==> run Z <==
==> flow/design.v <==
`timescale 1ns / 1ps
module magnitude_wrapper(
	input aclk,
	input aresetn,
	input s_i_data_valid,
	output reg s_o_data_ready,
	input [31:0] s_i_data,
	output reg m_o_data_valid,
	input m_i_data_ready,
	output reg [31:0] m_o_data
    );
	reg [31:0] o_data_temp;
	reg [15:0] data_real;
	reg [15:0] data_imag;
	reg start_calc;
	reg ack_calc;
	wire [15:0] in_real = s_i_data[15:0];
	wire [15:0] in_imag = s_i_data[31:16];
	always @ (posedge aclk)
		begin
			if (aresetn == 0) begin
				s_o_data_ready <= 1'b0;
				start_calc <= 1'b0;
			end
			if (ack_calc == 1'b1) begin
				start_calc <= 0;
			end
			if ( (s_i_data_valid == 1'b1) && (ack_calc == 0)) begin
				if (in_real[15] == 1'b1)
					data_real <= ~in_real + 16'd1;
				else
					data_real <= in_real;
				if (in_imag[15] == 1'b1)
					data_imag <= ~in_imag + 16'd1;
				else
					data_imag <= in_imag;
				s_o_data_ready <= 1;
				start_calc <= 1'b1;
			end
		end
	always @ (posedge aclk)
		begin
			if (aresetn == 0) begin
				ack_calc <= 0;
			end
			if (start_calc == 1'b1) begin
				ack_calc <= 1;
				o_data_temp <= data_real*data_real + data_imag*data_imag;
			end
			else begin
				ack_calc <= 0;
			end
		end
	always @ (posedge aclk)
		begin
			if (aresetn == 0) begin
				m_o_data_valid <= 1'b0;
			end
			if (m_i_data_ready == 1'b1) begin
				if (ack_calc == 0) begin
					m_o_data_valid <= 1'b0;
				end
				else begin
					m_o_data_valid <= 1'b1;
					m_o_data <= o_data_temp;
				end
			end
		end
endmodule
==> flow/run.sh <==
#!/bin/bash
# the make line also repeats each setting of config.mk as NAME=value (left out here)
make -C /OpenROAD-flow-scripts/flow DESIGN_CONFIG=/design/flow/config.mk WORK_HOME=/design/flow/orfs CLKGATE_MAP_FILE= finish
==> flow/config.mk <==
export PLATFORM = sky130hd
export DESIGN_NAME = magnitude_wrapper
export DESIGN_NICKNAME = magnitude_wrapper
export VERILOG_FILES = /design/flow/design.v
export SDC_FILE = /design/flow/constraint.sdc
export NUM_CORES = 4
export LEC_CHECK = 0
export ABC_AREA = 1
export CAP_MARGIN = 20
export CORE_ASPECT_RATIO = 1.32
export CORE_MARGIN = 9
export CORE_UTILIZATION = 17
export CTS_CLUSTER_DIAMETER = 45
export CTS_CLUSTER_SIZE = 35
export GPL_ROUTABILITY_DRIVEN = 0
export GPL_TIMING_DRIVEN = 1
export MAX_ROUTING_LAYER = met4
export MIN_ROUTING_LAYER = met1
export SLEW_MARGIN = 20
export TNS_END_PERCENT = 70
==> flow/constraint.sdc <==
create_clock -name core_clock -period 11.2 [get_ports {aclk}]
set_input_delay 2.2400 -clock core_clock [delete_from_list [all_inputs] [get_ports {aclk}]]
set_output_delay 2.2400 -clock core_clock [all_outputs]
set_load 0.01 [all_outputs]
==> run H (differences from run Z) <==
Settings changed: ABC_AREA 1 to not set, CORE_ASPECT_RATIO 1.32 to not set, CORE_MARGIN 9 to 2, CORE_UTILIZATION 17 to 68, CTS_CLUSTER_DIAMETER 45 to not set, CTS_CLUSTER_SIZE 35 to not set, GPL_ROUTABILITY_DRIVEN 0 to not set, GPL_TIMING_DRIVEN 1 to not set, MAX_ROUTING_LAYER met4 to not set, MIN_ROUTING_LAYER met1 to not set, TNS_END_PERCENT 70 to not set.
==> flow/constraint.sdc (replaced) <==
create_clock -name core_clock -period 11.6 [get_ports {aclk}]
set_input_delay 2.3200 -clock core_clock [delete_from_list [all_inputs] [get_ports {aclk}]]
set_output_delay 2.3200 -clock core_clock [all_outputs]
set_load 0.01 [all_outputs]
==> run E (differences from run Z) <==
Settings changed: CORE_ASPECT_RATIO 1.32 to not set, CORE_MARGIN 9 to 2, CORE_UTILIZATION 17 to 72, CTS_CLUSTER_DIAMETER 45 to 229, CTS_CLUSTER_SIZE 35 to 31, GPL_ROUTABILITY_DRIVEN 0 to not set, GPL_TIMING_DRIVEN 1 to not set, MAX_ROUTING_LAYER met4 to not set, MIN_ROUTING_LAYER met1 to not set, TNS_END_PERCENT 70 to not set.
==> flow/constraint.sdc (replaced) <==
create_clock -name core_clock -period 6.46 [get_ports {aclk}]
set_input_delay 1.2920 -clock core_clock [delete_from_list [all_inputs] [get_ports {aclk}]]
set_output_delay 1.2920 -clock core_clock [all_outputs]
set_load 0.01 [all_outputs]
==> run Y (differences from run Z) <==
Settings changed: CORE_ASPECT_RATIO 1.32 to not set, CORE_MARGIN 9 to 2, CORE_UTILIZATION 17 to 72, CTS_CLUSTER_DIAMETER 45 to not set, CTS_CLUSTER_SIZE 35 to 76, GPL_ROUTABILITY_DRIVEN 0 to not set, GPL_TIMING_DRIVEN 1 to not set, MAX_ROUTING_LAYER met4 to not set, MIN_ROUTING_LAYER met1 to not set, PLACE_DENSITY_LB_ADDON set to 0.01, SETUP_SLACK_MARGIN set to 1.85, TNS_END_PERCENT 70 to not set.
==> flow/constraint.sdc (replaced) <==
create_clock -name core_clock -period 6.46 [get_ports {aclk}]
set_input_delay 1.2920 -clock core_clock [delete_from_list [all_inputs] [get_ports {aclk}]]
set_output_delay 1.2920 -clock core_clock [all_outputs]
set_load 0.01 [all_outputs]
==> comparison <==
Worst hold slack: run Y is higher than run Z (0.0098 ns).
Non-clock buffer count, lowest first: run H, run Z, run Y, run E.
In clock-buffer cell count, run Z and run H do not differ.
Of run H and run Z, run Z has the higher synthesized cell count (gap about 20%, measured against run Z).
Run E finished with setup timing left. Run H completed with no timing, DRC or antenna violations. Run Y finished with setup timing left. Run Z completed without violations.
Between run H and run E, the lower cell count is in run H (gap 22%, measured against run E).
Area after synthesis: run E is larger than run H (about 5.5%).
==> figures <==
item	run E	run Z	run H	run Y
Status	failed layout checks	timing/DRC/antenna clean	timing/DRC/antenna clean	failed layout checks
Reasons for failing layout checks	setup timing	-	-	setup timing
Syn Area/Cell	8.77 µm²	8.77 µm²	10.4 µm²	8.77 µm²
Worst Slack Setup Final	-0.0760 ns	4.11 ns	3.53 ns	-0.334 ns
Fraction of synthesized cell area taken by the top area cell type	39.3%	39.3%	41.5%	39.3%
Crit. Startpoint	data_real[4]	data_real[11]	data_real[11]	data_real[2]
Yosys simple share	13.6%	13.6%	9.97%	13.6%
Gates resized, CTS repair	50	0	0	139
Xor/xnor cell area share of the yosys netlist	2.33%	2.33%	3.07%	2.33%
Area fraction in full adders, half adders and majority gates	51.8%	51.8%	54.6%	51.8%
Cell area after placement	21600 µm²	21900 µm²	19500 µm²	21700 µm²
Ratio of final minimum period to clock period	101%	63.3%	69.6%	105%
Iter 0 DRT Violations	1073	581	658	1406
Destination of the critical timing path	o_data_temp[29]	o_data_temp[21]	o_data_temp[31]	o_data_temp[12]

========
==> trial 7 <==
// magnitude_wrapper: RTL as listed in full above, without the edits since
make LEC_CHECK=0 ABC_AREA=1 CAP_MARGIN=30 CORE_MARGIN=2 CORE_UTILIZATION=72 CTS_CLUSTER_DIAMETER=217 CTS_CLUSTER_SIZE=76 HOLD_SLACK_MARGIN=-0.09 PLACE_DENSITY=0.43 SETUP_SLACK_MARGIN=-0.36 SLEW_MARGIN=40 finish   # period 5.54 ns
run.sh (not shown) runs the stock make flow with config.mk's settings and CLKGATE_MAP_FILE=.
==> build 45 (differences from trial 7) <==
==> flow/config.mk (replaced) <==
export PLATFORM = sky130hd
export DESIGN_NAME = magnitude_wrapper
export DESIGN_NICKNAME = magnitude_wrapper
export VERILOG_FILES = /design/flow/design.v
export SDC_FILE = /design/flow/constraint.sdc
export NUM_CORES = 4
export LEC_CHECK = 0
export CAP_MARGIN = 20
export CORE_MARGIN = 2
export CORE_UTILIZATION = 72
export CTS_CLUSTER_SIZE = 36
export SLEW_MARGIN = 20
==> flow/constraint.sdc (replaced) <==
create_clock -name core_clock -period 6.92 [get_ports {aclk}]
set_input_delay 1.3840 -clock core_clock [delete_from_list [all_inputs] [get_ports {aclk}]]
set_output_delay 1.3840 -clock core_clock [all_outputs]
set_load 0.01 [all_outputs]
==> build 98 (differences from trial 7) <==
==> flow/config.mk (replaced) <==
export PLATFORM = sky130hd
export DESIGN_NAME = magnitude_wrapper
export DESIGN_NICKNAME = magnitude_wrapper
export VERILOG_FILES = /design/flow/design.v
export SDC_FILE = /design/flow/constraint.sdc
export NUM_CORES = 4
export LEC_CHECK = 0
export CAP_MARGIN = 30
export CORE_ASPECT_RATIO = 1.23
export CORE_MARGIN = 2
export CORE_UTILIZATION = 22
export HOLD_SLACK_MARGIN = 0.24
export PLACE_DENSITY = 0.95
export SETUP_SLACK_MARGIN = -0.36
export SLEW_MARGIN = 20
==> flow/constraint.sdc (replaced) <==
create_clock -name core_clock -period 11.4 [get_ports {aclk}]
set_input_delay 2.2800 -clock core_clock [delete_from_list [all_inputs] [get_ports {aclk}]]
set_output_delay 2.2800 -clock core_clock [all_outputs]
set_load 0.01 [all_outputs]
==> impl_metrics.tcl <==
# yosys + openroad results
set metrics [dict create \
    status "failed layout checks" \
    reg2reg_depth 23 \
    violatedChecks "negative setup slack" \
    final-setup-viol-count 11 \
    setup_slack_ps -382 \
]
-- figures above: build 45

==> impl_metrics.tcl <==
# yosys + openroad results
set metrics [dict create \
    setup_slack_ps -1910 \
    final-setup-viol-count 26 \
    violatedChecks "negative setup slack" \
    status "failed layout checks" \
    reg2reg_depth 25 \
    coreArea_um2 26800 \
]
-- figures above: trial 7

==> impl_metrics.tcl <==
# yosys + openroad results
set metrics [dict create \
    status "timing/DRC/antenna clean" \
    final-setup-viol-count 0 \
    hold_buffers 0 \
    final_nets 2443 \
    reg2reg_depth 22 \
    setup_slack_ps 3290 \
]
-- figures above: build 98

